**flow/run.sh**
```bash
#!/bin/bash
# the make line also repeats each setting of config.mk as NAME=value (left out here)
make -C /OpenROAD-flow-scripts/flow DESIGN_CONFIG=/design/flow/config.mk WORK_HOME=/design/flow/orfs CLKGATE_MAP_FILE= finish
```
**flow/constraint.sdc**
```tcl
create_clock -name core_clock -period 4.07 [get_ports {clk}]
set_input_delay 0.8140 -clock core_clock [delete_from_list [all_inputs] [get_ports {clk}]]
set_output_delay 0.8140 -clock core_clock [all_outputs]
set_load 0.01 [all_outputs]
```
**flow/design.v**
```verilog
module aluDesign#(parameter W = 8, N = 4) (clk,rst,CE,MODE,CIN,INP_VALID,CMD,OPA,OPB, ERR,OV,COUT,G,L,E, RES);
    input clk,rst,CE,MODE,CIN;
    input [1:0] INP_VALID;
    input [N-1:0] CMD;
    input [W-1:0] OPA,OPB;
    output reg ERR,OV,COUT,G,L,E;
        output reg [2*W-1:0] RES;
        reg [2*W-1:0] res_comb;
    parameter INV_INP = 2'b00, OPA_VALID = 2'b01, OPB_VALID = 2'b10, OPA_AND_OPB_VALID = 2'b11;
    parameter SHIFT_W = $clog2(W);
    reg [W-1:0] opa_r,opb_r;
    reg [N-1:0] cmd_r;
    reg [1:0] valid_r;
    reg mode_r,cin_r;
    reg cout_comb,ov_comb,g_comb,l_comb,e_comb,err_comb;
    always@(posedge clk,posedge rst) begin
        if(rst) begin
            opa_r <= 0;
            opb_r <= 0;
            cmd_r <= 0;
            valid_r <= 0;
            cin_r <= 0;
            mode_r <= 0;
        end
        else if(CE) begin
            opa_r <= OPA;
            opb_r <= OPB;
            cmd_r <= CMD;
            valid_r <= INP_VALID;
            cin_r <= CIN;
            mode_r <= MODE;
       end
    end
    always@(*) begin
        if(CE) begin
            res_comb = 0;
            err_comb = 0;
            cout_comb = 0;
            ov_comb = 0;
            g_comb = 0;
            l_comb = 0;
            e_comb = 0;
            if(mode_r == 1) begin
                case(valid_r)
                    INV_INP : begin
                        res_comb = 0;
                        err_comb = 1;
                    end
                    OPA_VALID : begin
                        case(cmd_r)
                            4'b0100 : begin
                                res_comb = opa_r + 1;
                                cout_comb = res_comb[W];
                            end
                           4'b0101 : begin
                               res_comb = opa_r - 1;
                               ov_comb = res_comb[W];
                            end
                            default : err_comb = 1;
                        endcase
                    end
                    OPB_VALID : begin
                        case(cmd_r)
                            4'b0110 : begin
                                res_comb = opb_r + 1;
                                cout_comb = res_comb[W];
                            end
                            4'b0111 : begin
                                res_comb = opb_r - 1;
                                ov_comb = res_comb[W];
                            end
                            default : err_comb = 1;
                        endcase
                    end
                    OPA_AND_OPB_VALID : begin
                        case(cmd_r)
                            4'b0000 : begin
                                res_comb = opa_r + opb_r;
                                cout_comb = res_comb[W];
                            end
                            4'b0001 : begin
                                res_comb = opa_r - opb_r;
                                ov_comb = res_comb[W];
                            end
                            4'b0010 : begin
                                res_comb = opa_r + opb_r + cin_r;
                                cout_comb = res_comb[W];
                            end
                            4'b0011 : begin
                                res_comb = opa_r - opb_r - cin_r;
                                ov_comb = res_comb[W];
                            end
                            4'b1000 : begin
                                g_comb  = (opa_r > opb_r) ? 1:0;
                                l_comb = (opa_r < opb_r) ? 1:0;
                                e_comb = (opa_r == opb_r) ? 1:0;
                            end
                            4'b1001 : begin
                                res_comb = (opa_r + 1) * (opb_r + 1);
                            end
                            4'b1010 : begin
                                res_comb = (opa_r<<1) * (opb_r);
                            end
                            4'b1011 : begin
                                res_comb = $signed(opa_r) + $signed(opb_r);
                                ov_comb = (($signed(opa_r) > 0) && ($signed(opb_r) > 0) && ($signed(res_comb[W-1:0])<=0) || ($signed(opa_r) < 0) && ($signed(opb_r) < 0) && ($signed(res_comb[W-1:0]) >= 0));
                                g_comb  = ($signed(opa_r) > $signed(opb_r)) ? 1:0;
                                l_comb = ($signed(opa_r) < $signed(opb_r)) ? 1:0;
                                e_comb = ($signed(opa_r) == $signed(opb_r)) ? 1:0;
                            end
                            4'b1100 : begin
                                res_comb = $signed(opa_r) - $signed(opb_r);
                                ov_comb = (($signed(opa_r) > 0) && ($signed(opb_r) < 0) && ($signed(res_comb[W-1:0]) <= 0) || ($signed(opa_r) < 0) && ($signed(opb_r) > 0) && ($signed(res_comb[W-1:0]) >= 0));
                                g_comb  = ($signed(opa_r) > $signed(opb_r)) ? 1:0;
                                l_comb = ($signed(opa_r) < $signed(opb_r)) ? 1:0;
                                e_comb = ($signed(opa_r) == $signed(opb_r)) ? 1:0;
                            end
                            default : err_comb = 1;
                        endcase
                    end
                    default : err_comb = 1;
                endcase
            end
            else begin
                case(valid_r)
                    INV_INP : begin
                        res_comb = 0;
                        err_comb = 1;
                    end
                    OPA_VALID : begin
                        case(cmd_r)
                            4'b0110 : begin
                                res_comb = ~(opa_r);
                                res_comb[2*W-1 : 8] = 0;
                            end
                            4'b1000 : begin
                                res_comb = opa_r >> 1;
                            end
                            4'b1001 : begin
                                res_comb = opa_r << 1;
                            end
                            default : err_comb = 1;
                        endcase
                    end
                    OPB_VALID : begin
                        case(cmd_r)
                            4'b0111 : begin
                                res_comb = ~(opb_r);
                                res_comb[2*W-1 : 8] = 0;
                            end
                            4'b1010 : begin
                                res_comb = opb_r >> 1;
                            end
                            4'b1011 : begin
                                res_comb = opb_r << 1;
                            end
                            default : err_comb = 1;
                        endcase
                    end
                    OPA_AND_OPB_VALID : begin
                        case(cmd_r)
                            4'b0000 : begin
                                res_comb = opa_r & opb_r;
                            end
                            4'b0001 : begin
                                res_comb = ~(opa_r & opb_r);
                                res_comb[2*W-1 : 8] = 0;
                            end
                            4'b0010 : begin
                                res_comb = opa_r | opb_r;
                            end
                            4'b0011 : begin
                                res_comb = ~(opa_r | opb_r);
                                res_comb[2*W-1 : 8] = 0;
                            end
                            4'b0100 : begin
                                res_comb = opa_r ^ opb_r;
                            end
                            4'b0101 : begin
                                res_comb = ~(opa_r ^ opb_r);
                                res_comb[2*W-1 : 8] = 0;
                            end
                            4'b1100 : begin
                                if( |(opb_r[(W-1) : (SHIFT_W+1)])) begin
                                    err_comb = 1;
                                    res_comb = 0;
                                end
                                else
                                    res_comb = (opa_r << (opb_r[SHIFT_W-1:0])) | opa_r >> (W - (opb_r[SHIFT_W-1:0]));
                                    res_comb[2*W-1 : 8] = 0;
                            end
                            4'b1101 : begin
                                if( |(opb_r[(W-1) : (SHIFT_W+1)])) begin
                                    res_comb = 0;
                                    err_comb = 1;
                                end
                                else
                                    res_comb = (opa_r >> opb_r[SHIFT_W-1:0]) | opa_r << (W - opb_r[SHIFT_W-1:0]);
                                    res_comb[2*W-1 : 8] = 0;
                            end
                            default : err_comb = 1;
                        endcase
                    end
                    default : err_comb = 1;
                endcase
            end
        end
        else begin
           res_comb = 0;
           err_comb = 0;
           cout_comb = 0;
           ov_comb = 0;
           g_comb = 0;
           l_comb = 0;
           e_comb = 0;
        end
    end
    always@(posedge clk, posedge rst) begin
        if(rst) begin
            RES <= 0;
            COUT <= 0;
            OV <= 0;
            G <= 0;
            L <= 0;
            E <= 0;
            ERR  <= 0;
        end
        else if(CE) begin
            RES <= res_comb;
                COUT <= cout_comb;
                OV <= ov_comb;
                G <= g_comb;
                L <= l_comb;
                E <= e_comb;
                ERR  <= err_comb;
        end
    end
endmodule
```
**flow/config.mk**
```make
export PLATFORM = sky130hd
export DESIGN_NAME = aluDesign
export DESIGN_NICKNAME = aluDesign
export VERILOG_FILES = /design/flow/design.v
export SDC_FILE = /design/flow/constraint.sdc
export NUM_CORES = 4
export LEC_CHECK = 0
export ABC_AREA = 0
export CAP_MARGIN = 20
export CORE_ASPECT_RATIO = 1.34
export CORE_MARGIN = 2
export CORE_UTILIZATION = 35
export GPL_TIMING_DRIVEN = 0
export HOLD_SLACK_MARGIN = 0.05
export MIN_ROUTING_LAYER = met2
export SLEW_MARGIN = 25
export TNS_END_PERCENT = 35
```
==> flow_summary.json, run 1 <==
{
  "routed_wl_mm": 57.1,
  "finalHoldViolations": 0,
  "port_buffers": 48,
  "cp-start-kind": "register",
  "synth-area-yosys_sq_um": 10600,
  "p_int_w": 0.00287,
  "firstDrtPassIters": 54,
  "hold_depth": 1,
  "die_area_sq_um": 31700,
  "synth-async-reset-ratio": 1.00,
  "yosysTopAreaCell": "fa_1",
  "endpoint": "RES[14]",
  "synth_seq_share": 0.109,
  "p_leak_nw": 5.99,
  "most_common_cell": "nor2_1",
  "synth-seq-cells": 46,
  "clk_pin_slew_worst_paths_ps": 100,
  "area_leaders": "fa_1 (16%), ha_1 (12%), dfrtp_1 (11%)",
  "worstHoldStart": "E",
  "simple_gate_area_frac": 0.201,
  "r2r_cells": 17,
  "critPathRequiredTime_ps": 4260,
  "max-clock-path-buffers": 2,
  "adder_share": 0.280,
  "failed_checks": "design-rule violations, max-capacitance violations, max-slew violations, negative setup slack",
  "cp_slowest_cell": "fa_1",
  "synth_cell_types": 92,
  "ys_sh_aoi": 0.208,
  "powerComb_w": 0.00528,
  "grt_pass1_vias": 17400,
  "drt-initial-drc-count": 4620,
  "gr-usage-all-layers": 0.539,
  "seq_power_w": 0.000558,
  "synth_warnings": 1,
  "place_ws_ps": -2000,
  "tool_warnings": 50,
  "ys_top_cells_by_count": "nor2_1 (152), inv_1 (146), nand2_1 (129)",
  "rsz0062_at_grt": "yes",
  "swShare": 0.546,
  "synthTopLogicFamily": "adder cells",
  "p_per_area_nw_per_um2": 460,
  "switchingPower_w": 0.00345,
  "syn-num-nets": 1587,
  "tritoncts": "done",
  "ant_nets": 0,
  "yosysTopAreaCellShare": 0.162,
  "hold_path_class": "reg -> reg",
  "cp.buffers_inverters": 3,
  "timing.critical_path.to_type": "register",
  "startpoint": "opb_r[7]",
  "timing.final.ws_setup_ps": -1310,
  "pwr-share-comb": 0.835,
  "area_growth_pct": 29.7,
  "clockRootBuffer": "clkbuf_16",
  "wl_met2_mm": 25.4,
  "ff_type": "dfrtp_1",
  "fin_hold_ws_ps": 488,
  "hpwl_mm": 41.2,
  "mux_share": 0.0318,
  "avgSynthCellArea_sq_um": 7.71,
  "nets": 1733,
  "crit_chain": "clkinv_2 -> xnor2_4 -> nor2_1 -> fa_1 -> fa_1 -> fa_1 -> inv_1 -> fa_1 -> inv_1 -> ha_4 -> nor3_2 -> nor2_2 -> a31o_2 -> a21oi_4 -> xor2_2 -> o221a_2 -> o21ai_1",
  "wl_met3_mm": 20.9,
  "cts.sinks": 46,
  "fp-utilization": 0.356,
  "h-tree-depth": 2,
  "edf_count": 0,
  "place_congestion": 1.07,
  "maxUsedRoutingLayer": "met5",
  "antenna_found_initial": 0,
  "ios": 49,
  "min_to": "E",
  "path_class": "reg -> reg",
  "worstPathArrival_ps": 5570,
  "cts_buffers": 5,
  "power_leader": "combinational logic",
  "grt_overflow_total": 0,
  "num_vias": 15762,
  "yosys-stat-cells": 1374,
  "wl_met1_um": 0,
  "p_seq_frac": 0.088,
  "clock_latency_ps": 330,
  "worst_clock_skew_ps": 24.9,
  "dp.cells": 1800,
  "drc": 2,
  "period_used_share": 1.32,
  "post-route-min-period_ps": 5380,
  "grt_pass1_wl_mm": 81.1,
  "finalMaxSlewViolations": 5,
  "critPathMaxStageDelay_ps": 590,
  "max_freq_mhz": 186,
  "relSlewSlack": -0.160,
  "wire_per_inst_um": 30.0,
  "core_area_sq_um": 29800,
  "via_per_inst": 8.28,
  "critPathTopFamily": "adder cells",
  "max-cap-violations": 1,
  "power_clock_w": 0.000489,
  "finalSetupViolCount": 13,
  "syn_area_sq_um": 10600,
  "ff2ff_setup_slack_ps": -1310,
  "crit_cells": 17,
  "die_width_um": 154,
  "peakVddDrop_mv": 0.518,
  "path_max_fanout": 10,
  "instances_no_fill": 1904,
  "chipHeight_um": 205,
  "synthCells": 1374,
  "ys_sh_xor": 0.0783,
  "rows": 73,
  "worst_path_most_repeated_cell": "fa_1",
  "grt_max_degree": 47,
  "r2r-end": "RES[14]",
  "reg2reg_from": "opb_r[7]",
  "p_clk_frac": 0.077,
  "tightest_slew_ps": 1740,
  "run_status": "finished with violations"
}
layout make-up:
type	instances	area, sq um
well taps	375	469
plain buffers	71	592
clock inverters	3	28.8
repair buffers	143	1310
fillers	2988	16000
clock buffers	5	125
inverters	162	676
multi-input cells	1091	9340
diodes	8	20.0
flip-flops and latches	46	1170
per-layer routing:
layer / up-vias / global-route usage
met2: 4577 / 0.627
met4: 25 / 0.273
li1: 5013 / -
met3: 884 / 0.631
met1: 5263 / -
met5: - / 0.243
through the flow:
| step | util | setup TNS [ps] | instance area, sq um | power (W) |
|---|---|---|---|---|
| finish | 0.462 | -12850 | 13700 | 0.00633 |
| global route | 0.461 | -14480 | 13700 | 0.00674 |
| CTS | 0.444 | -12350 | 13200 | 0.00559 |
| detailed placement | 0.401 | -22980 | 11900 | 0.00461 |
| global placement | 0.399 | -22970 | 11900 | 0.00458 |
| floorplan | - | -7450 | 10900 | 0.00334 |
timing repair:
| item | CTS | global route |
|---|---|---|
| gates resized | 129 | 68 |
| hold buffers | 0 | 0 |
| pin swaps | 57 | 46 |
| endpoints found under the setup margin | 16 | 14 |
| setup buffers | 71 | 21 |
==> run 2: changes to the inputs <==
ABC_AREA = unset   (was 0)
CORE_ASPECT_RATIO = unset   (was 1.34)
CORE_UTILIZATION = 60   (was 35)
CTS_CLUSTER_SIZE = 25   (was unset)
GPL_TIMING_DRIVEN = unset   (was 0)
HOLD_SLACK_MARGIN = unset   (was 0.05)
MIN_ROUTING_LAYER = unset   (was met2)
SLEW_MARGIN = 20   (was 25)
TNS_END_PERCENT = unset   (was 35)
clock period = 4.06 ns   (was 4.07 ns; I/O delays follow)
==> run 2 against run 1 <==
- fails the layout checks on negative setup slack
- sequential cell count did not move
- critical path depth up 3
- routed wire length fell by 23%
- via count fell by 25%
- critical path type unchanged
- highest routed layer unchanged
==> flow_summary.json, run 2 <==
{
  "synth-seq-cells": 46,
  "p_int_w": 0.00292,
  "syn-num-nets": 1587,
  "num_vias": 11853,
  "fin_area_sq_um": 13200,
  "gr-max-usage-layer": "met2",
  "fin_hold_ws_ps": 484,
  "grt_pass1_wl_mm": 64.2,
  "rows": 48,
  "p_leak_nw": 6.08,
  "hold_path_class": "reg -> reg",
  "startpoint": "opa_r[5]",
  "firstDrtPassIters": 13,
  "die_area_sq_um": 18700,
  "synthCells": 1374,
  "relSlewSlack": 0.275,
  "wire_per_inst_um": 24.6,
  "final_util": 0.766,
  "area_leaders": "fa_1 (16%), ha_1 (12%), dfrtp_1 (11%)",
  "hold_depth": 1,
  "fp-utilization": 0.613,
  "avgSynthCellArea_sq_um": 7.71,
  "critPathMaxStageDelay_ps": 570,
  "grt_overflow_total": 0,
  "timing.final.ws_setup_ps": -1130,
  "chipHeight_um": 137,
  "area_growth_pct": 25.0,
  "run_status": "finished with violations",
  "cp-start-kind": "register",
  "endpoint": "RES[11]",
  "grt_pass1_vias": 11358,
  "most_common_cell": "nor2_1",
  "finalMaxSlewViolations": 0,
  "via_per_inst": 6.64,
  "post-route-min-period_ps": 5190,
  "yosysTopAreaCell": "fa_1",
  "logic_area_sq_um": 8960,
  "synth_warnings": 1,
  "power_clock_w": 0.000530,
  "hold_buffers": 0,
  "hpwl_mm": 33.8,
  "ant_nets": 0,
  "mux_share": 0.0318,
  "worstHoldStart": "E",
  "max-clock-path-buffers": 2,
  "tightest_slew_ps": 1080,
  "nets": 1772,
  "finalPower_w": 0.00603,
  "yosysTopAreaCellShare": 0.162,
  "met1_usage": 0.573,
  "use_met3": 0.116,
  "ff_type": "dfrtp_1",
  "ys_sh_xor": 0.0783,
  "cp_slowest_cell": "fa_1",
  "crit_cells": 20,
  "finalSetupViolCount": 12,
  "finalHoldViolations": 0,
  "swShare": 0.515,
  "num_antenna_cells": 0,
  "failed_checks": "negative setup slack",
  "p_seq_frac": 0.093,
  "grt_max_degree": 36,
  "p_clk_frac": 0.088,
  "critPathRequiredTime_ps": 4260,
  "tool_warnings": 52,
  "cts_buffers": 5,
  "adder_share": 0.280,
  "die_width_um": 137,
  "pwr-share-comb": 0.820,
  "switchingPower_w": 0.00310,
  "yosys-stat-cells": 1374,
  "ios": 49,
  "timing.critical_path.to_type": "register",
  "clock_latency_ps": 320,
  "path_class": "reg -> reg",
  "powerComb_w": 0.00494,
  "routed_wl_mm": 43.9,
  "cts.sinks": 46,
  "period_used_share": 1.28,
  "max_freq_mhz": 193,
  "tritoncts": "done",
  "port_buffers": 48,
  "clockRootBuffer": "clkbuf_16",
  "core_area_sq_um": 17300,
  "placed_area_sq_um": 12600,
  "antenna_found_initial": 1,
  "cp.buffers_inverters": 5,
  "synth_cell_types": 92,
  "instances_no_fill": 1785,
  "seq_area_sq_um": 1160,
  "max-cap-violations": 0,
  "path_max_fanout": 4,
  "edf_count": 0,
  "rsz0062_at_grt": "yes",
  "simple_gate_area_frac": 0.201,
  "power_leader": "combinational logic",
  "clk_pin_slew_worst_paths_ps": 80,
  "ff2ff_setup_slack_ps": -1130,
  "h-tree-depth": 2,
  "worstPathArrival_ps": 5390,
  "ys_sh_aoi": 0.208,
  "r2r-end": "RES[11]",
  "grt.met2_usage": 0.732,
  "min_to": "E",
  "peakVddDrop_mv": 0.483,
  "nFillCells": 1258,
  "crit_chain": "buf_4 -> clkinvlp_4 -> nor3_4 -> xnor2_2 -> nand2_1 -> fa_1 -> inv_1 -> fa_1 -> fa_1 -> inv_1 -> fa_2 -> inv_2 -> ha_4 -> o21ai_4 -> nand2b_1 -> a31oi_1 -> xnor2_1 -> a22oi_1 -> a21oi_1 -> a211o_1",
  "dp.cells": 1755,
  "worst_path_most_repeated_cell": "fa_1",
  "critPathTopFamily": "adder cells",
  "ys_top_cells_by_count": "nor2_1 (152), inv_1 (146), nand2_1 (129)",
  "r2r_cells": 20,
  "worst_clock_skew_ps": 11.7,
  "gr-usage-all-layers": 0.461,
  "synth-area-yosys_sq_um": 10600,
  "synth-async-reset-ratio": 1.00,
  "synthTopLogicFamily": "adder cells",
  "syn_area_sq_um": 10600,
  "drc": 0,
  "p_per_area_nw_per_um2": 455,
  "place_congestion": 1.13,
  "seq_power_w": 0.000558,
  "synth_seq_share": 0.109,
  "reg2reg_from": "opa_r[5]",
  "drt-initial-drc-count": 1775
}
[run 2: layout make-up]
class,instances,share of cell area
clock inverters,3,0.00331
inverters,162,0.0472
repair buffers,253,0.155
clock buffers,5,0.00945
flip-flops and latches,46,0.0875
multi-input cells,1091,0.676
well taps,225,0.0213
[run 2: per-layer routing]
| metal | share of wire | routed length (um) | up-vias |
|---|---|---|---|
| met2 | 0.44 | 19200 | 891 |
| met1 | 0.36 | 15700 | 5578 |
| li1 | - | - | 5113 |
| met4 | 0.073 | 3220 | 2 |
| met3 | 0.13 | 5770 | 269 |
| met5 | 0.00030 | 13 | - |
[run 2: repair_timing]
item	CTS	global route
cloned	0	0
buffers inserted	15	7
resized	36	20
setup endpoints to repair	12	12
pin swaps	31	17
[run 2: through the flow]
stage          TNS (ps)  setup slack, ps
6_report         -10210            -1130
5_1_grt          -12090            -1300
4_1_cts           -8760             -912
3_5_place_dp     -10110            -1020
3_3_place_gp      -8940             -917
2_1_floorplan     -7380             -884
==> run 3: changes to the inputs <==
CELL_PAD_IN_SITES_DETAIL_PLACEMENT = 0   (was unset)
CORE_UTILIZATION = 58   (was 60)
CTS_CLUSTER_DIAMETER = 192   (was unset)
CTS_CLUSTER_SIZE = 95   (was 25)
GPL_ROUTABILITY_DRIVEN = 1   (was unset)
GPL_TIMING_DRIVEN = 1   (was unset)
MAX_ROUTING_LAYER = met4   (was unset)
PLACE_DENSITY = 0.58   (was unset)
SETUP_SLACK_MARGIN = 0.58   (was unset)
SLEW_MARGIN = 40   (was 20)
clock period = 5.89 ns   (was 4.06 ns; I/O delays follow)
==> run 3 against run 2 <==
- now clean on timing, DRC and antenna
- global-route usage is 3.0 points lower
- critical path depth stayed put
- critical path type unchanged
- worst setup slack better by 1800 ps
- via count is 6.2% lower
- first-iteration DRC count is 16% lower
- highest routed layer is now met4
- clock-buffer cell count stayed put
- clock skew hardly changed
- combinational power is 41% lower
- sequential cell count stayed put
- sequential power is 28% lower
- utilization is 8.3 points lower
- die area is 3.3% higher
==> flow_summary.json, run 3 <==
{
  "run_status": "no timing/DRC/antenna violations",
  "avgSynthCellArea_sq_um": 7.71,
  "max_freq_mhz": 190,
  "maxUsedRoutingLayer": "met4",
  "placed_area_sq_um": 11400,
  "place_congestion": 1.11,
  "synthTopLogicFamily": "adder cells",
  "r2r-end": "RES[11]",
  "synth-async-reset-ratio": 1.00,
  "p_seq_frac": 0.111,
  "crit_cells": 20,
  "cp.buffers_inverters": 4,
  "synth_warnings": 1,
  "chipHeight_um": 139,
  "critPathMaxStageDelay_ps": 550,
  "area_leaders": "fa_1 (16%), ha_1 (12%), dfrtp_1 (11%)",
  "nets": 1651,
  "yosysTopAreaCellShare": 0.162,
  "wire_per_inst_um": 24.6,
  "max-clock-path-buffers": 2,
  "finalSetupViolCount": 0,
  "p_leak_nw": 5.48,
  "worstHoldStart": "RES[1]",
  "fp-utilization": 0.590,
  "wl_met2_mm": 17.6,
  "port_buffers": 48,
  "p_int_w": 0.00168,
  "hold_path_class": "reg -> reg",
  "final_util": 0.683,
  "finalHoldViolations": 0,
  "p_clk_frac": 0.092,
  "cp_slowest_cell": "fa_1",
  "ant_nets": 0,
  "ys_top_cells_by_count": "nor2_1 (152), inv_1 (146), nand2_1 (129)",
  "drc": 0,
  "power_clock_w": 0.000334,
  "grt_pass1_wl_mm": 62.8,
  "ff_type": "dfrtp_1",
  "antenna_found_initial": 0,
  "max-cap-violations": 0,
  "grt_overflow_total": 0,
  "reg2reg_from": "opb_r[4]",
  "syn-num-nets": 1587,
  "synth_cell_types": 92,
  "p_per_area_nw_per_um2": 297,
  "h-tree-depth": 2,
  "period_used_share": 0.894,
  "finalMaxSlewViolations": 0,
  "syn_area_sq_um": 10600,
  "routed_wl_mm": 41.0,
  "mux_share": 0.0318,
  "fin_area_sq_um": 12300,
  "relSlewSlack": 0.425,
  "wl_met3_mm": 5.15,
  "cts.sinks": 46,
  "synth_seq_share": 0.109,
  "hpwl_mm": 30.6,
  "die_width_um": 139,
  "swShare": 0.538,
  "num_antenna_cells": 0,
  "hold_depth": 1,
  "adder_share": 0.280,
  "critPathTopFamily": "adder cells",
  "die_area_sq_um": 19400,
  "area_growth_pct": 15.7,
  "critPathRequiredTime_ps": 6090,
  "timing.critical_path.to_type": "register",
  "fin_hold_ws_ps": 504,
  "ys_sh_xor": 0.0783,
  "ff2ff_setup_slack_ps": 620,
  "edf_count": 0,
  "yosys-stat-cells": 1374,
  "clock_latency_ps": 320,
  "r2r_cells": 20,
  "grt_max_degree": 52,
  "synth-seq-cells": 46,
  "wl_met1_mm": 15.6,
  "simple_gate_area_frac": 0.201,
  "ys_sh_aoi": 0.208,
  "tool_warnings": 50,
  "drt-initial-drc-count": 1489,
  "num_vias": 11114,
  "endpoint": "RES[11]",
  "cts_buffers": 5,
  "nFillCells": 1515,
  "gr-usage-all-layers": 0.432,
  "clockRootBuffer": "clkbuf_16",
  "synthCells": 1374,
  "peakVddDrop_mv": 0.300,
  "clk_pin_slew_worst_paths_ps": 90,
  "tns_ps": 0,
  "synth-area-yosys_sq_um": 10600,
  "switchingPower_w": 0.00196,
  "startpoint": "opb_r[4]",
  "seq_power_w": 0.000402,
  "pwr-share-comb": 0.798,
  "tritoncts": "done",
  "via_per_inst": 6.66,
  "hold_buffers": 0,
  "firstDrtPassIters": 8,
  "power_leader": "combinational logic",
  "path_class": "reg -> reg",
  "min_to": "RES[1]",
  "rows": 49,
  "rsz0062_at_grt": "yes",
  "grt_pass1_vias": 10915,
  "yosysTopAreaCell": "fa_1",
  "post-route-min-period_ps": 5270,
  "tightest_slew_ps": 859,
  "powerComb_w": 0.00290,
  "crit_chain": "and4_4 -> nand4_1 -> xnor2_2 -> buf_4 -> nand2b_1 -> fa_1 -> fa_1 -> inv_1 -> fa_1 -> inv_1 -> fa_1 -> inv_1 -> ha_4 -> o21ai_4 -> nand2b_1 -> a31oi_2 -> xnor2_2 -> a22oi_1 -> a21oi_1 -> a211o_1",
  "worst_path_most_repeated_cell": "fa_1",
  "worst_clock_skew_ps": 11.7,
  "path_max_fanout": 4,
  "cp-start-kind": "register",
  "worstPathArrival_ps": 5460,
  "core_area_sq_um": 18000,
  "most_common_cell": "nor2_1",
  "ios": 49
}
run 3: metal layers:
| metal | GRT usage | vias up |
|---|---|---|
| met2 | 0.627 | 781 |
| met5 | - | - |
| met4 | 0.220 | 0 |
| li1 | - | 4871 |
| met1 | 0.570 | 5258 |
| met3 | 0.0912 | 204 |
run 3: cell type report:
| type | instances | area, sq um | area share |
|---|---|---|---|
| multi-input combinational | 1091 | 8880 | 0.724 |
| sequential | 46 | 1170 | 0.0956 |
| timing repair buffer | 132 | 1150 | 0.0941 |
| inverter | 162 | 619 | 0.0505 |
| tap | 229 | 287 | 0.0234 |
| clock buffer | 5 | 125 | 0.0102 |
| clock inverter | 3 | 26.3 | 0.00214 |
run 3: metrics by stage:
stage	cells	worst slack, ps	total power, W
global route	1668	460	0.00390
CTS	1649	591	0.00322
finish	1668	623	0.00364
detailed placement	1629	292	0.00280
global placement	1629	309	0.00276
floorplan	1374	582	0.00217
run 3: timing repair:
item	CTS	global route
resized	24	66
endpoints found under the setup margin	8	8
buffers inserted	12	19
pin swaps	3	29
==> run 4: changes to the inputs <==
ABC_AREA = 1   (was unset)
CAP_MARGIN = 5   (was 20)
CELL_PAD_IN_SITES_DETAIL_PLACEMENT = unset   (was 0)
CELL_PAD_IN_SITES_GLOBAL_PLACEMENT = 3   (was unset)
CORE_UTILIZATION = 68   (was 58)
CTS_CLUSTER_DIAMETER = 85   (was 192)
CTS_CLUSTER_SIZE = unset   (was 95)
GPL_ROUTABILITY_DRIVEN = unset   (was 1)
GPL_TIMING_DRIVEN = unset   (was 1)
MIN_ROUTING_LAYER = met2   (was unset)
PLACE_DENSITY = unset   (was 0.58)
PLACE_DENSITY_LB_ADDON = 0.04   (was unset)
SETUP_SLACK_MARGIN = unset   (was 0.58)
SLEW_MARGIN = 20   (was 40)
TNS_END_PERCENT = 75   (was unset)
clock period = 8.48 ns   (was 5.89 ns; I/O delays follow)
==> run 4 against run 3 <==
- synthesized cell count increased by 20%
- die area down 15%
- the flow now stops in 3_1_place_gp_skip_io
- area after synthesis fell by 0.48%
==> flow_summary.json, run 4 <==
{
  "run_status": "did not finish",
  "failing_step": "3_1_place_gp_skip_io",
  "toolErrorMsg": "[ERROR FLW-0024] Place density exceeds 1.0 (current PLACE_DENSITY_LB_ADDON =  0.04). Please check if the value of  PLACE_DENSITY_LB_ADDON is between 0 and 0.99.",
  "edf_count": 0,
  "die_width_um": 129,
  "ys_sh_aoi": 0.166,
  "mux_share": 0,
  "yosysTopAreaCell": "fa_1",
  "adder_share": 0.282,
  "synth_seq_share": 0.109,
  "core_area_sq_um": 15200,
  "ys_top_cells_by_count": "nand2_1 (450), inv_1 (267), nor2_1 (141)",
  "yosys-stat-cells": 1651,
  "die_area_sq_um": 16500,
  "synth_warnings": 1,
  "yosysTopAreaCellShare": 0.163,
  "simple_gate_area_frac": 0.296,
  "area_leaders": "fa_1 (16%), nand2_1 (16%), ha_1 (12%)",
  "synthTopLogicFamily": "simple AND/OR/NAND/NOR gates",
  "synth-area-yosys_sq_um": 10500,
  "ff_type": "dfrtp_1",
  "rows": 45,
  "synth-seq-cells": 46,
  "synth-async-reset-ratio": 1.00,
  "chipHeight_um": 129,
  "fp-utilization": 0.694,
  "syn-num-nets": 1864,
  "ys_sh_xor": 0.0181,
  "synthCells": 1651,
  "avgSynthCellArea_sq_um": 6.39,
  "most_common_cell": "nand2_1",
  "syn_area_sq_um": 10500,
  "synth_cell_types": 49
}
==> run 5: changes to the inputs <==
ABC_AREA = unset   (was 1)
CAP_MARGIN = 20   (was 5)
CELL_PAD_IN_SITES_DETAIL_PLACEMENT = 2   (was unset)
CELL_PAD_IN_SITES_GLOBAL_PLACEMENT = unset   (was 3)
CORE_UTILIZATION = 28   (was 68)
CTS_CLUSTER_DIAMETER = 192   (was 85)
CTS_CLUSTER_SIZE = 95   (was unset)
GPL_ROUTABILITY_DRIVEN = 0   (was unset)
GPL_TIMING_DRIVEN = 1   (was unset)
MIN_ROUTING_LAYER = unset   (was met2)
PLACE_DENSITY = 0.54   (was unset)
PLACE_DENSITY_LB_ADDON = unset   (was 0.04)
SETUP_SLACK_MARGIN = 0.58   (was unset)
SLEW_MARGIN = 40   (was 20)
TNS_END_PERCENT = unset   (was 75)
clock period = 10.3 ns   (was 8.48 ns; I/O delays follow)
==> run 5 against run 4 <==
- the run now finishes clean
- area after synthesis increased by 0.49%
- synthesized cell count decreased by 17%
- die area increased by 140%
==> flow_summary.json, run 5 <==
{
  "via_per_inst": 5.95,
  "crit_cells": 20,
  "p_clk_frac": 0.106,
  "max-clock-path-buffers": 2,
  "synth-area-yosys_sq_um": 10600,
  "path_class": "reg -> reg",
  "cp.buffers_inverters": 5,
  "syn_area_sq_um": 10600,
  "die_area_sq_um": 39400,
  "period_used_share": 0.647,
  "worstHoldStart": "E",
  "drt-initial-drc-count": 985,
  "dp.cells": 1886,
  "ff_type": "dfrtp_1",
  "syn-num-nets": 1587,
  "ys_top_cells_by_count": "nor2_1 (152), inv_1 (146), nand2_1 (129)",
  "instances_no_fill": 1895,
  "max_freq_mhz": 150,
  "cp_slowest_cell": "nor3_1",
  "fp-utilization": 0.283,
  "core_area_sq_um": 37500,
  "drc": 0,
  "hold_path_class": "reg -> reg",
  "adder_share": 0.280,
  "swShare": 0.557,
  "rsz0062_at_grt": "no",
  "r2r_cells": 20,
  "tool_warnings": 47,
  "chipHeight_um": 199,
  "p_leak_nw": 5.12,
  "grt_overflow_total": 0,
  "clock_latency_ps": 330,
  "min_to": "E",
  "grt_pass1_vias": 12388,
  "p_seq_frac": 0.111,
  "cts.sinks": 46,
  "ant_nets": 0,
  "grt_max_degree": 61,
  "yosysTopAreaCellShare": 0.162,
  "cts_buffers": 5,
  "tritoncts": "done",
  "mux_share": 0.0318,
  "max-cap-violations": 0,
  "avgSynthCellArea_sq_um": 7.71,
  "area_leaders": "fa_1 (16%), ha_1 (12%), dfrtp_1 (11%)",
  "post-route-min-period_ps": 6660,
  "p_per_area_nw_per_um2": 165,
  "clk_pin_slew_worst_paths_ps": 80,
  "rows": 71,
  "worst_clock_skew_ps": 14.8,
  "endpoint": "RES[14]",
  "run_status": "no timing/DRC/antenna violations",
  "finalSetupViolCount": 0,
  "synth_warnings": 1,
  "ctsResizeCount": 0,
  "finalHoldViolations": 0,
  "p_int_w": 0.000863,
  "synth-seq-cells": 46,
  "grt_pass1_wl_mm": 73.9,
  "post-cts-setup-buffers": 0,
  "relSlewSlack": 0.370,
  "die_width_um": 199,
  "critPathTopFamily": "adder cells",
  "startpoint": "opb_r[0]",
  "critPathMaxStageDelay_ps": 570,
  "firstDrtPassIters": 7,
  "simple_gate_area_frac": 0.201,
  "routed_wl_mm": 48.5,
  "tightest_slew_ps": 945,
  "ys_sh_xor": 0.0783,
  "gr-usage-all-layers": 0.255,
  "reg2reg_from": "opb_r[0]",
  "critPathRequiredTime_ps": 10530,
  "clockRootBuffer": "clkbuf_16",
  "cp-start-kind": "register",
  "synth-async-reset-ratio": 1.00,
  "ys_sh_aoi": 0.208,
  "final_util": 0.314,
  "port_buffers": 48,
  "h-tree-depth": 2,
  "power_leader": "combinational logic",
  "hold_depth": 1,
  "seq_power_w": 0.000217,
  "synth_seq_share": 0.109,
  "switchingPower_w": 0.00108,
  "nFillCells": 4395,
  "finalMaxSlewViolations": 0,
  "ios": 49,
  "yosys-stat-cells": 1374,
  "wire_per_inst_um": 25.6,
  "yosysTopAreaCell": "fa_1",
  "synth_cell_types": 92,
  "num_vias": 11269,
  "area_growth_pct": 11.1,
  "ff2ff_setup_slack_ps": 3640,
  "most_common_cell": "nor2_1",
  "power_clock_w": 0.000206,
  "synthCells": 1374,
  "timing.critical_path.to_type": "register",
  "hold_buffers": 0,
  "synthTopLogicFamily": "adder cells",
  "path_max_fanout": 34,
  "worstPathArrival_ps": 6890,
  "hpwl_mm": 37.1,
  "peakVddDrop_mv": 0.0785,
  "nets": 1595,
  "crit_chain": "buf_4 -> inv_1 -> nor3_1 -> xnor2_2 -> nand2b_1 -> fa_1 -> fa_1 -> inv_1 -> fa_1 -> inv_1 -> fa_1 -> inv_1 -> ha_1 -> o21ai_0 -> o21ai_0 -> a31o_2 -> a21oi_1 -> xor2_1 -> o221a_2 -> o21ai_0",
  "edf_count": 0,
  "antenna_found_initial": 1,
  "pwr-share-comb": 0.783,
  "tns_ps": 0,
  "powerComb_w": 0.00152,
  "r2r-end": "RES[14]"
}
## run 5: layer usage
layer	global-route usage	wire length [um]
met2	0.429	23400
met3	0.0365	3730
met1	0.284	18000
met5	-	0
met4	0.169	3390
## run 5: area by class of cell
cell class                      count  area, sq um  area share
Inverter                          162          611      0.0518
Timing Repair Buffer               76          686      0.0582
Multi-Input combinational cell   1091         8520       0.724
Tap cell                          511          639      0.0543
Sequential cell                    46         1150      0.0978
Clock buffer                        6          129      0.0109
Clock inverter                      2         37.5     0.00319
Antenna cell                        1         2.50    0.000212
## run 5: metrics by stage
stage | area (sq um) | setup WS [ps] | hold slack [ps] | power, W
2_1_floorplan | 10600 | 4260 | 517 | 0.00123
3_3_place_gp | 11600 | 3710 | 472 | 0.00158
3_5_place_dp | 11600 | 3270 | 481 | 0.00170
4_1_cts | 11800 | 3220 | 501 | 0.00193
5_1_grt | 11800 | 3330 | 513 | 0.00210
6_report | 11800 | 3640 | 498 | 0.00195
==> run 6: changes to the inputs <==
CORE_UTILIZATION = 18   (was 28)
CTS_CLUSTER_DIAMETER = 177   (was 192)
CTS_CLUSTER_SIZE = 56   (was 95)
GPL_ROUTABILITY_DRIVEN = 1   (was 0)
GPL_TIMING_DRIVEN = unset   (was 1)
MAX_ROUTING_LAYER = unset   (was met4)
PLACE_DENSITY = unset   (was 0.54)
PLACE_DENSITY_LB_ADDON = 0.19   (was unset)
SETUP_SLACK_MARGIN = unset   (was 0.58)
TNS_END_PERCENT = 5   (was unset)
clock period = 4.34 ns   (was 10.3 ns; I/O delays follow)
==> run 6 against run 5 <==
- largest cell class unchanged
- largest power group unchanged
- clock power up 120%
- power rose to 2.9 times the previous value
- clock skew up 2.9 ps
- critical endpoint unchanged
- synthesized cell count unchanged
- sequential cell count unchanged
- routed wire length up 17%
- highest routed layer unchanged
- the layout now fails its checks (negative setup slack)
- sequential power up 140%
- area after synthesis unchanged
- clock-buffer cell count down 1
- sequential share of layout area down 1.5 points
- hold slack better by 0.92 ps
==> flow_summary.json, run 6 <==
{
  "run_status": "finished with violations",
  "failed_checks": "negative setup slack",
  "max-cap-violations": 0,
  "r2r_cells": 18,
  "p_per_area_nw_per_um2": 408,
  "wire_per_inst_um": 24.2,
  "hold_path_class": "reg -> reg",
  "ant_nets": 0,
  "simple_gate_area_frac": 0.201,
  "reg2reg_from": "opb_r[2]",
  "met1_usage": 0.244,
  "swShare": 0.521,
  "h-tree-depth": 2,
  "ff2ff_setup_slack_ps": -800,
  "antenna_found_initial": 1,
  "cts.sinks": 46,
  "p_seq_frac": 0.091,
  "ys_top_cells_by_count": "nor2_1 (152), inv_1 (146), nand2_1 (129)",
  "mux_share": 0.0318,
  "synth-async-reset-ratio": 1.00,
  "synthCells": 1374,
  "ys_sh_xor": 0.0783,
  "nFillCells": 6794,
  "tns_ps": -7090,
  "r2r-end": "RES[14]",
  "endpoint": "RES[14]",
  "num_vias": 11415,
  "syn_area_sq_um": 10600,
  "nets": 1786,
  "ios": 49,
  "tritoncts": "done",
  "clk_pin_slew_worst_paths_ps": 90,
  "die_area_sq_um": 60800,
  "die_width_um": 247,
  "finalHoldViolations": 0,
  "rsz0062_at_grt": "yes",
  "synth_seq_share": 0.109,
  "path_class": "reg -> reg",
  "crit_cells": 18,
  "gr-max-usage-layer": "met2",
  "max_freq_mhz": 195,
  "routed_wl_mm": 56.6,
  "crit_chain": "and4_4 -> nand4_1 -> xnor2_4 -> nor2_2 -> fa_1 -> fa_1 -> fa_1 -> inv_1 -> fa_1 -> inv_1 -> ha_4 -> nor3_2 -> nor2_1 -> a31o_2 -> a21oi_2 -> xor2_1 -> o221a_2 -> o21ai_2",
  "worst_clock_skew_ps": 17.7,
  "hold_depth": 1,
  "cp.buffers_inverters": 2,
  "worst_path_most_repeated_cell": "fa_1",
  "hpwl_mm": 46.2,
  "synth_warnings": 1,
  "via_per_inst": 4.88,
  "core_area_sq_um": 57900,
  "place_congestion": 0.921,
  "grt.met2_usage": 0.329,
  "timing.final.ws_setup_ps": -798,
  "drt-initial-drc-count": 793,
  "startpoint": "opb_r[2]",
  "yosys-stat-cells": 1374,
  "grt_pass1_wl_mm": 84.9,
  "clock_latency_ps": 320,
  "chipHeight_um": 247,
  "yosysTopAreaCellShare": 0.162,
  "area_growth_pct": 32.5,
  "use_met3": 0.0144,
  "num_antenna_cells": 0,
  "tool_warnings": 50,
  "synth_cell_types": 92,
  "seq_power_w": 0.000523,
  "worstPathArrival_ps": 5330,
  "worstHoldStart": "E",
  "most_common_cell": "nor2_1",
  "post-route-min-period_ps": 5140,
  "edf_count": 0,
  "finalSetupViolCount": 12,
  "port_buffers": 48,
  "adder_share": 0.280,
  "power_leader": "combinational logic",
  "relSlewSlack": 0.480,
  "cts_buffers": 5,
  "pwr-share-comb": 0.830,
  "grt_overflow_total": 0,
  "cp_slowest_cell": "fa_1",
  "p_clk_frac": 0.079,
  "gr-usage-all-layers": 0.188,
  "yosysTopAreaCell": "fa_1",
  "p_int_w": 0.00274,
  "p_leak_nw": 6.13,
  "critPathTopFamily": "adder cells",
  "powerComb_w": 0.00475,
  "fp-utilization": 0.183,
  "clockRootBuffer": "clkbuf_16",
  "min_to": "E",
  "max-clock-path-buffers": 2,
  "synth-seq-cells": 46,
  "rows": 88,
  "critPathMaxStageDelay_ps": 550,
  "cp-start-kind": "register",
  "avgSynthCellArea_sq_um": 7.71,
  "timing.critical_path.to_type": "register",
  "ff_type": "dfrtp_1",
  "synthTopLogicFamily": "adder cells",
  "finalMaxSlewViolations": 0,
  "syn-num-nets": 1587,
  "drc": 0,
  "ys_sh_aoi": 0.208,
  "place_ws_ps": -1110,
  "period_used_share": 1.18,
  "grt_pass1_vias": 12859,
  "firstDrtPassIters": 5,
  "critPathRequiredTime_ps": 4530,
  "path_max_fanout": 6,
  "power_clock_w": 0.000453,
  "grt_max_degree": 47,
  "tightest_slew_ps": 771,
  "synth-area-yosys_sq_um": 10600,
  "area_leaders": "fa_1 (16%), ha_1 (12%), dfrtp_1 (11%)",
  "final_util": 0.242,
  "switchingPower_w": 0.00298,
  "peakVddDrop_mv": 0.279
}
==> run 6: area by class of cell <==
type / instances / area, sq um / share of cell area
Multi-Input combinational cell: 1091 / 9010 / 0.642
Timing Repair Buffer: 267 / 2150 / 0.153
Sequential cell: 46 / 1160 / 0.0825
Tap cell: 765 / 957 / 0.0682
Inverter: 162 / 618 / 0.0440
Clock buffer: 5 / 125 / 0.00891
Clock inverter: 3 / 27.5 / 0.00196
==> run 6: metrics by stage <==
stage	hold WS, ps	area, sq um	cells	total power (W)
after global routing	525	14000	2339	0.00621
final	499	14000	2339	0.00573
after CTS	509	14000	2338	0.00568
after global placement	474	13400	2311	0.00474
after floorplan	517	10900	1374	0.00310
after detailed placement	482	13400	2311	0.00483
==> run 6: routing by layer <==
metal  part of all wire  up-vias  wire, um
met3              0.035       61      2000
met2               0.49      244     27500
li1                   -     5128         -
met4              0.031        0      1770
met1               0.45     5982     25400
met5                  0        -         0
==> run 6: what timing repair did <==
item,in CTS,in global routing
pin swaps,48,7
hold buffers,0,0
setup buffers,19,1
gates resized,68,14
endpoints found under the setup margin,13,13
==> run 7: changes to the inputs <==
CELL_PAD_IN_SITES_DETAIL_PLACEMENT = 0   (was 2)
CORE_ASPECT_RATIO = 0.5   (was unset)
CORE_MARGIN = 3   (was 2)
CORE_UTILIZATION = 45   (was 18)
CTS_CLUSTER_DIAMETER = 267   (was 177)
CTS_CLUSTER_SIZE = 95   (was 56)
GPL_TIMING_DRIVEN = 1   (was unset)
MAX_ROUTING_LAYER = met4   (was unset)
PLACE_DENSITY = 0.82   (was unset)
PLACE_DENSITY_LB_ADDON = unset   (was 0.19)
SETUP_SLACK_MARGIN = 0.58   (was unset)
SLEW_MARGIN = 10   (was 40)
TNS_END_PERCENT = 20   (was 5)
clock period = 10.3 ns   (was 4.34 ns; I/O delays follow)
==> run 7 against run 6 <==
- now clean on timing, DRC and antenna
- combinational power decreased by about 70%
- largest cell class unchanged
- sequential cell count is the same
- routed wire length fell by 32%
- critical path depth up 1
==> flow_summary.json, run 7 <==
{
  "synth-seq-cells": 46,
  "num_antenna_cells": 0,
  "synth-async-reset-ratio": 1.00,
  "worst_clock_skew_ps": 9.51,
  "fin_area_sq_um": 11500,
  "power_clock_w": 0.000188,
  "cp_slowest_cell": "dfrtp_1",
  "ant_nets": 0,
  "crit_chain": "clkinv_1 -> nor3_1 -> xnor2_1 -> nand2b_1 -> fa_1 -> fa_1 -> inv_1 -> fa_1 -> inv_1 -> fa_1 -> inv_1 -> ha_1 -> o21ai_0 -> o21ai_0 -> a31o_2 -> a21oi_1 -> xor2_1 -> o221a_2 -> o21ai_0",
  "min_to": "RES[2]",
  "tns_ps": 0,
  "ys_sh_aoi": 0.208,
  "startpoint": "opb_r[1]",
  "clockRootBuffer": "clkbuf_16",
  "power_leader": "combinational logic",
  "peakVddDrop_mv": 0.111,
  "post-cts-setup-buffers": 0,
  "syn-num-nets": 1587,
  "finalMaxSlewViolations": 0,
  "via_per_inst": 6.36,
  "hold_path_class": "reg -> reg",
  "tightest_slew_ps": 1120,
  "edf_count": 0,
  "yosys-stat-cells": 1374,
  "synthCells": 1374,
  "seq_power_w": 0.000227,
  "tool_warnings": 47,
  "finalPower_w": 0.00184,
  "run_status": "no timing/DRC/antenna violations",
  "hold_depth": 1,
  "p_seq_frac": 0.124,
  "most_common_cell": "nor2_1",
  "grt_overflow_total": 0,
  "hpwl_mm": 29.0,
  "relSlewSlack": 0.241,
  "finalSetupViolCount": 0,
  "area_growth_pct": 8.10,
  "synthTopLogicFamily": "adder cells",
  "ys_top_cells_by_count": "nor2_1 (152), inv_1 (146), nand2_1 (129)",
  "placed_area_sq_um": 11300,
  "firstDrtPassIters": 10,
  "rsz0062_at_grt": "no",
  "p_int_w": 0.000830,
  "p_leak_nw": 5.09,
  "final_util": 0.499,
  "max-cap-violations": 0,
  "yosysTopAreaCell": "fa_1",
  "tritoncts": "done",
  "finalHoldViolations": 0,
  "max_freq_mhz": 142,
  "synth_warnings": 1,
  "period_used_share": 0.684,
  "worst_path_most_repeated_cell": "fa_1",
  "die_area_sq_um": 25500,
  "cp.buffers_inverters": 4,
  "mux_share": 0.0318,
  "synth-area-yosys_sq_um": 10600,
  "clk_pin_slew_worst_paths_ps": 80,
  "fp-utilization": 0.461,
  "ios": 49,
  "drc": 0,
  "crit_cells": 19,
  "ctsResizeCount": 0,
  "place_ws_ps": 3380,
  "routed_wl_mm": 38.3,
  "area_leaders": "fa_1 (16%), ha_1 (12%), dfrtp_1 (11%)",
  "nets": 1592,
  "ff2ff_setup_slack_ps": 3260,
  "path_class": "reg -> reg",
  "core_area_sq_um": 23000,
  "cts.sinks": 46,
  "port_buffers": 48,
  "pwr-share-comb": 0.774,
  "gr-usage-all-layers": 0.310,
  "grt_max_degree": 52,
  "clock_latency_ps": 320,
  "antenna_found_initial": 0,
  "hold_buffers": 0,
  "simple_gate_area_frac": 0.201,
  "h-tree-depth": 2,
  "ff_type": "dfrtp_1",
  "wire_per_inst_um": 22.7,
  "ys_sh_xor": 0.0783,
  "yosysTopAreaCellShare": 0.162,
  "synth_seq_share": 0.109,
  "p_per_area_nw_per_um2": 160,
  "critPathTopFamily": "adder cells",
  "grt_pass1_wl_mm": 59.8,
  "worstPathArrival_ps": 7230,
  "chipHeight_um": 115,
  "die_width_um": 223,
  "place_congestion": 1.06,
  "critPathMaxStageDelay_ps": 1010,
  "syn_area_sq_um": 10600,
  "p_clk_frac": 0.102,
  "worstHoldStart": "RES[2]",
  "avgSynthCellArea_sq_um": 7.71,
  "timing.final.ws_setup_ps": 3260,
  "swShare": 0.548,
  "max-clock-path-buffers": 2,
  "num_vias": 10736,
  "cts_buffers": 5,
  "post-route-min-period_ps": 7040,
  "adder_share": 0.280,
  "r2r_cells": 19,
  "rows": 39,
  "endpoint": "RES[14]",
  "switchingPower_w": 0.00101,
  "synth_cell_types": 92,
  "reg2reg_from": "opb_r[1]",
  "r2r-end": "RES[14]",
  "path_max_fanout": 26,
  "timing.critical_path.to_type": "register",
  "critPathRequiredTime_ps": 10490,
  "grt_pass1_vias": 10322,
  "cp-start-kind": "register",
  "powerComb_w": 0.00142,
  "drt-initial-drc-count": 1672
}
==> run 7: metal layers <==
layer | wire, um | track usage | up-vias
met1 | 15600 | 0.409 | 5081
li1 | - | - | 4744
met2 | 15500 | 0.444 | 754
met3 | 5370 | 0.0920 | 157
met4 | 1850 | 0.126 | 0
met5 | 0 | - | -
==> run 7: area by class of cell <==
cell class,count,area (sq um)
clock inverter,3,28.8
multi-input combinational,1091,8480
tap,307,384
sequential,46,1150
fill,2262,11500
timing repair buffer,73,676
clock buffer,5,125
inverter,162,608
==> run 7: metrics by stage <==
stage,cells,hold WS [ps]
after global placement,1678,470
after global routing,1687,498
after detailed placement,1678,476
final,1687,491
after floorplan,1374,517
after CTS,1686,494
==> run 8: changes to the inputs <==
ABC_AREA = 1   (was unset)
CELL_PAD_IN_SITES_DETAIL_PLACEMENT = unset   (was 0)
CELL_PAD_IN_SITES_GLOBAL_PLACEMENT = 3   (was unset)
CORE_ASPECT_RATIO = unset   (was 0.5)
CORE_MARGIN = 2   (was 3)
CORE_UTILIZATION = 59   (was 45)
CTS_CLUSTER_DIAMETER = unset   (was 267)
CTS_CLUSTER_SIZE = 60   (was 95)
GPL_ROUTABILITY_DRIVEN = unset   (was 1)
GPL_TIMING_DRIVEN = 0   (was 1)
HOLD_SLACK_MARGIN = 0.29   (was unset)
MIN_ROUTING_LAYER = met1   (was unset)
PLACE_DENSITY = 0.48   (was 0.82)
SETUP_SLACK_MARGIN = 0.53   (was 0.58)
TNS_END_PERCENT = unset   (was 20)
clock period = 3.24 ns   (was 10.3 ns; I/O delays follow)
==> run 8 against run 7 <==
- area after synthesis down 0.48%
- die area decreased by 26%
- synthesized cell count up 20%
- the run now fails in 3_1_place_gp_skip_io
==> flow_summary.json, run 8 <==
{
  "simple_gate_area_frac": 0.296,
  "toolErrorMsg": "[ERROR GPL-0301] Utilization 148.521 % exceeds 100%.",
  "fp-utilization": 0.606,
  "synthCells": 1651,
  "ys_top_cells_by_count": "nand2_1 (450), inv_1 (267), nor2_1 (141)",
  "ys_sh_aoi": 0.166,
  "synth-area-yosys_sq_um": 10500,
  "die_width_um": 138,
  "avgSynthCellArea_sq_um": 6.39,
  "rows": 48,
  "synth_seq_share": 0.109,
  "adder_share": 0.282,
  "synth-async-reset-ratio": 1.00,
  "die_area_sq_um": 19000,
  "run_status": "did not finish",
  "synth_cell_types": 49,
  "syn_area_sq_um": 10500,
  "yosysTopAreaCellShare": 0.163,
  "ys_sh_xor": 0.0181,
  "most_common_cell": "nand2_1",
  "yosysTopAreaCell": "fa_1",
  "area_leaders": "fa_1 (16%), nand2_1 (16%), ha_1 (12%)",
  "ff_type": "dfrtp_1",
  "synth-seq-cells": 46,
  "chipHeight_um": 138,
  "synthTopLogicFamily": "simple AND/OR/NAND/NOR gates",
  "core_area_sq_um": 17400,
  "yosys-stat-cells": 1651,
  "syn-num-nets": 1864,
  "failing_step": "3_1_place_gp_skip_io",
  "synth_warnings": 1,
  "mux_share": 0,
  "edf_count": 0
}
==> run 9: changes to the inputs <==
ABC_AREA = unset   (was 1)
CAP_MARGIN = 30   (was 20)
CELL_PAD_IN_SITES_DETAIL_PLACEMENT = 2   (was unset)
CELL_PAD_IN_SITES_GLOBAL_PLACEMENT = unset   (was 3)
CORE_MARGIN = 6   (was 2)
CORE_UTILIZATION = 16   (was 59)
CTS_CLUSTER_DIAMETER = 373   (was unset)
CTS_CLUSTER_SIZE = 75   (was 60)
GPL_ROUTABILITY_DRIVEN = 0   (was unset)
HOLD_SLACK_MARGIN = unset   (was 0.29)
MIN_ROUTING_LAYER = unset   (was met1)
PLACE_DENSITY = unset   (was 0.48)
PLACE_DENSITY_LB_ADDON = 0.15   (was unset)
SETUP_SLACK_MARGIN = 0.68   (was 0.53)
SLEW_MARGIN = 20   (was 10)
TNS_END_PERCENT = 5   (was unset)
clock period = 3.78 ns   (was 3.24 ns; I/O delays follow)
==> run 9 against run 8 <==
- now fails the layout checks on negative setup slack
- area after synthesis is 0.49% higher
- synthesized cell count is 17% lower
- die area went up to 3.8 times the previous value
==> flow_summary.json, run 9 <==
{
  "hold_buffers": 0,
  "cp-start-kind": "register",
  "p_leak_nw": 5.79,
  "die_width_um": 269,
  "drt-initial-drc-count": 800,
  "ff2ff_setup_slack_ps": -1730,
  "syn_area_sq_um": 10600,
  "power_clock_w": 0.000503,
  "ios": 49,
  "num_antenna_cells": 0,
  "path_max_fanout": 8,
  "critPathMaxStageDelay_ps": 510,
  "ant_nets": 0,
  "timing.critical_path.to_type": "register",
  "worst_clock_skew_ps": 10.2,
  "r2r_cells": 21,
  "yosys-stat-cells": 1374,
  "critPathRequiredTime_ps": 3980,
  "wire_per_inst_um": 25.0,
  "rsz0062_at_grt": "yes",
  "synth_cell_types": 92,
  "core_area_sq_um": 64900,
  "seq_area_sq_um": 1170,
  "reg2reg_from": "opa_r[3]",
  "mux_share": 0.0318,
  "grt_pass1_wl_mm": 86.5,
  "h-tree-depth": 2,
  "fin_hold_ws_ps": 493,
  "tightest_slew_ps": 977,
  "routed_wl_mm": 58.4,
  "area_leaders": "fa_1 (16%), ha_1 (12%), dfrtp_1 (11%)",
  "synthTopLogicFamily": "adder cells",
  "ys_sh_aoi": 0.208,
  "startpoint": "opa_r[3]",
  "cts_buffers": 5,
  "hold_path_class": "reg -> reg",
  "endpoint": "RES[14]",
  "powerComb_w": 0.00518,
  "pwr-share-comb": 0.825,
  "cts.sinks": 46,
  "die_area_sq_um": 72600,
  "period_used_share": 1.46,
  "port_buffers": 48,
  "p_seq_frac": 0.095,
  "clockRootBuffer": "clkbuf_16",
  "path_class": "reg -> reg",
  "num_vias": 11290,
  "worstHoldStart": "E",
  "yosysTopAreaCellShare": 0.162,
  "simple_gate_area_frac": 0.201,
  "yosysTopAreaCell": "fa_1",
  "min_to": "E",
  "finalHoldViolations": 0,
  "logic_area_sq_um": 9290,
  "power_leader": "combinational logic",
  "cp_slowest_cell": "fa_1",
  "synthCells": 1374,
  "nFillCells": 7528,
  "timing.final.ws_setup_ps": -1730,
  "hpwl_mm": 45.4,
  "peakVddDrop_mv": 0.268,
  "synth_seq_share": 0.109,
  "relSlewSlack": 0.348,
  "synth_warnings": 1,
  "p_clk_frac": 0.080,
  "crit_cells": 21,
  "synth-area-yosys_sq_um": 10600,
  "ff_type": "dfrtp_1",
  "via_per_inst": 4.83,
  "seq_power_w": 0.000599,
  "failed_checks": "negative setup slack",
  "chipHeight_um": 269,
  "firstDrtPassIters": 6,
  "swShare": 0.554,
  "tritoncts": "done",
  "area_growth_pct": 31.2,
  "clock_latency_ps": 320,
  "max-clock-path-buffers": 2,
  "synth-async-reset-ratio": 1.00,
  "tool_warnings": 50,
  "p_int_w": 0.00280,
  "fp-utilization": 0.163,
  "grt_pass1_vias": 12435,
  "ys_sh_xor": 0.0783,
  "max-cap-violations": 0,
  "r2r-end": "RES[14]",
  "edf_count": 0,
  "finalMaxSlewViolations": 0,
  "antenna_found_initial": 3,
  "run_status": "finished with violations",
  "worstPathArrival_ps": 5720,
  "post-route-min-period_ps": 5510,
  "cp.buffers_inverters": 5,
  "worst_path_most_repeated_cell": "fa_1",
  "nets": 1696,
  "tns_ps": -17590,
  "ys_top_cells_by_count": "nor2_1 (152), inv_1 (146), nand2_1 (129)",
  "avgSynthCellArea_sq_um": 7.71,
  "max_freq_mhz": 181,
  "rows": 93,
  "finalSetupViolCount": 13,
  "p_per_area_nw_per_um2": 452,
  "most_common_cell": "nor2_1",
  "synth-seq-cells": 46,
  "drc": 0,
  "crit_chain": "clkbuf_8 -> nand4_1 -> or3_4 -> and2_1 -> clkbuf_8 -> or2_4 -> fa_1 -> inv_2 -> fa_1 -> inv_1 -> fa_1 -> fa_1 -> inv_2 -> ha_4 -> a211oi_4 -> o21ai_2 -> a31o_2 -> a21oi_4 -> xor2_2 -> o221a_2 -> o21ai_1",
  "place_ws_ps": -2800,
  "adder_share": 0.280,
  "critPathTopFamily": "adder cells",
  "switchingPower_w": 0.00348,
  "grt_overflow_total": 0,
  "gr-usage-all-layers": 0.161,
  "syn-num-nets": 1587,
  "grt_max_degree": 47,
  "hold_depth": 1,
  "clk_pin_slew_worst_paths_ps": 80
}
==> run 9: layout make-up <==
class / count / area share
repair buffers: 101 / 0.0670
clock buffers: 5 / 0.00900
multi-input cells: 1092 / 0.668
flip-flops and latches: 46 / 0.0842
inverters: 162 / 0.0471
well taps: 855 / 0.0769
clock inverters: 3 / 0.00171
plain buffers: 75 / 0.0462
==> run 9: through the flow <==
step	cells	util	area [sq um]	total power [W]
after floorplan	1374	-	10900	0.00356
after global placement	2277	0.191	12400	0.00507
after detailed placement	2279	0.192	12500	0.00515
after CTS	2335	0.212	13700	0.00627
after global routing	2339	0.214	13900	0.00679
final	2339	0.214	13900	0.00628
==> run 9: routing by layer <==
metal / GRT usage / share of wire / vias to the layer above
li1: - / - / 4965
met1: 0.206 / 0.44 / 5882
met3: 0.0182 / 0.050 / 99
met4: 0.0506 / 0.035 / 0
met2: 0.267 / 0.48 / 344
met5: - / 0 / -
==> run 9: repair_timing <==
item                                    4_1_cts  5_1_grt
cloned                                        1        0
resized                                     138       35
pin swaps                                    33       18
endpoints found under the setup margin       21       19
setup buffers                                47        2
==> run 10: changes to the inputs <==
CAP_MARGIN = 20   (was 30)
CELL_PAD_IN_SITES_DETAIL_PLACEMENT = unset   (was 2)
CORE_MARGIN = 2   (was 6)
CORE_UTILIZATION = 68   (was 16)
CTS_CLUSTER_DIAMETER = unset   (was 373)
CTS_CLUSTER_SIZE = 25   (was 75)
GPL_ROUTABILITY_DRIVEN = unset   (was 0)
GPL_TIMING_DRIVEN = unset   (was 0)
MAX_ROUTING_LAYER = unset   (was met4)
PLACE_DENSITY_LB_ADDON = unset   (was 0.15)
SETUP_SLACK_MARGIN = unset   (was 0.68)
clock period = 5.35 ns   (was 3.78 ns; I/O delays follow)
==> run 10 against run 9 <==
- still fails the layout checks on negative setup slack
- sequential power fell by 29%
- final cell count fell by 30%
- sequential share of layout area rose by 1.2 points
- clock-buffer cell count did not move
- fmax rose by 1.5%
- largest cell class unchanged
==> flow_summary.json, run 10 <==
{
  "ys_sh_xor": 0.0783,
  "min_to": "RES[2]",
  "synth_warnings": 1,
  "ff2ff_setup_slack_ps": -80,
  "syn_area_sq_um": 10600,
  "ant_nets": 0,
  "ys_sh_aoi": 0.208,
  "h-tree-depth": 2,
  "hold_path_class": "reg -> reg",
  "max_freq_mhz": 184,
  "synth_seq_share": 0.109,
  "drc": 0,
  "period_used_share": 1.02,
  "r2r_cells": 20,
  "synth-area-yosys_sq_um": 10600,
  "timing.final.ws_setup_ps": -80.3,
  "ff_type": "dfrtp_1",
  "synthCells": 1374,
  "yosysTopAreaCellShare": 0.162,
  "syn-num-nets": 1587,
  "clockRootBuffer": "clkbuf_16",
  "post-route-min-period_ps": 5430,
  "synth_cell_types": 92,
  "tightest_slew_ps": 1180,
  "worst_clock_skew_ps": 6.55,
  "num_vias": 11576,
  "routed_wl_mm": 41.6,
  "ys_top_cells_by_count": "nor2_1 (152), inv_1 (146), nand2_1 (129)",
  "area_growth_pct": 14.1,
  "ios": 49,
  "die_area_sq_um": 16600,
  "p_int_w": 0.00181,
  "startpoint": "opa_r[1]",
  "final_util": 0.795,
  "p_seq_frac": 0.108,
  "peakVddDrop_mv": 0.319,
  "core_area_sq_um": 15200,
  "clock_latency_ps": 310,
  "chipHeight_um": 129,
  "timing.critical_path.to_type": "register",
  "synthTopLogicFamily": "adder cells",
  "synth-seq-cells": 46,
  "most_common_cell": "nor2_1",
  "grt_max_degree": 47,
  "die_width_um": 129,
  "yosys-stat-cells": 1374,
  "finalSetupViolCount": 1,
  "power_leader": "combinational logic",
  "seq_power_w": 0.000428,
  "drt-initial-drc-count": 1733,
  "critPathTopFamily": "adder cells",
  "adder_share": 0.280,
  "run_status": "finished with violations",
  "fin_hold_ws_ps": 503,
  "rsz0062_at_grt": "yes",
  "area_leaders": "fa_1 (16%), ha_1 (12%), dfrtp_1 (11%)",
  "cp_slowest_cell": "fa_1",
  "hpwl_mm": 30.5,
  "synth-async-reset-ratio": 1.00,
  "endpoint": "RES[14]",
  "cp-start-kind": "register",
  "max-cap-violations": 0,
  "path_max_fanout": 4,
  "p_per_area_nw_per_um2": 328,
  "via_per_inst": 7.06,
  "place_congestion": 1.12,
  "max-clock-path-buffers": 2,
  "cts.sinks": 46,
  "tool_warnings": 51,
  "critPathRequiredTime_ps": 5550,
  "worstPathArrival_ps": 5640,
  "finalMaxSlewViolations": 0,
  "mux_share": 0.0318,
  "p_leak_nw": 5.49,
  "grt_overflow_total": 0,
  "r2r-end": "RES[14]",
  "pwr-share-comb": 0.805,
  "grt_pass1_vias": 11101,
  "hold_depth": 1,
  "path_class": "reg -> reg",
  "failed_checks": "negative setup slack",
  "fin_area_sq_um": 12100,
  "clk_pin_slew_worst_paths_ps": 80,
  "avgSynthCellArea_sq_um": 7.71,
  "cts_buffers": 5,
  "fp-utilization": 0.697,
  "switchingPower_w": 0.00216,
  "port_buffers": 48,
  "wire_per_inst_um": 25.4,
  "yosysTopAreaCell": "fa_1",
  "firstDrtPassIters": 12,
  "gr-usage-all-layers": 0.490,
  "swShare": 0.544,
  "finalHoldViolations": 0,
  "reg2reg_from": "opa_r[1]",
  "crit_cells": 20,
  "worstHoldStart": "RES[2]",
  "power_clock_w": 0.000345,
  "p_clk_frac": 0.087,
  "relSlewSlack": 0.203,
  "critPathMaxStageDelay_ps": 540,
  "tritoncts": "done",
  "edf_count": 0,
  "powerComb_w": 0.00319,
  "worst_path_most_repeated_cell": "fa_1",
  "crit_chain": "ha_2 -> nand3_2 -> nor3_4 -> buf_4 -> xnor2_2 -> nor2_1 -> fa_1 -> fa_1 -> fa_1 -> inv_1 -> fa_1 -> inv_1 -> ha_1 -> nor3_2 -> nor2_1 -> a31o_2 -> a21oi_2 -> xor2_1 -> o221a_2 -> o21ai_0",
  "simple_gate_area_frac": 0.201,
  "antenna_found_initial": 1,
  "cp.buffers_inverters": 3,
  "grt_pass1_wl_mm": 61.7,
  "placed_area_sq_um": 11600,
  "rows": 45,
  "nets": 1663
}
## run 10: what timing repair did
action	4_1_cts	5_1_grt
pin swaps	0	13
gates cloned	0	0
gates resized	4	49
hold buffers	0	0
buffers inserted	0	11
setup endpoints to repair	5	8
## run 10: layer usage
metal	up-vias	wire length, um	global-route usage
met3	330	6120	0.141
met1	5293	14700	0.642
li1	4898	-	-
met2	1053	17600	0.726
met4	2	3230	0.280
met5	-	13	0
## run 10: cell type report
type                            instances  area (sq um)
Clock buffer                            5           125
Antenna cell                            1          2.50
Multi-Input combinational cell       1091          8710
Timing Repair Buffer                  144          1220
Tap cell                              188           235
Inverter                              162           618
Fill cell                            1057          3110
Sequential cell                        46          1160
Clock inverter                          3          25.0
## run 10: per-stage QoR
stage	setup TNS (ps)	power [W]	worst slack [ps]	instances
global route	-843	0.00419	-267	1639
floorplan	0	0.00239	28.0	1374
finish	-80.3	0.00396	-80.3	1640
CTS	-67.3	0.00355	-55.4	1628
global placement	0	0.00307	94.3	1620
detailed placement	-127	0.00317	-60.0	1620
No activity file was given, so power comes from the tool's default toggle rates.
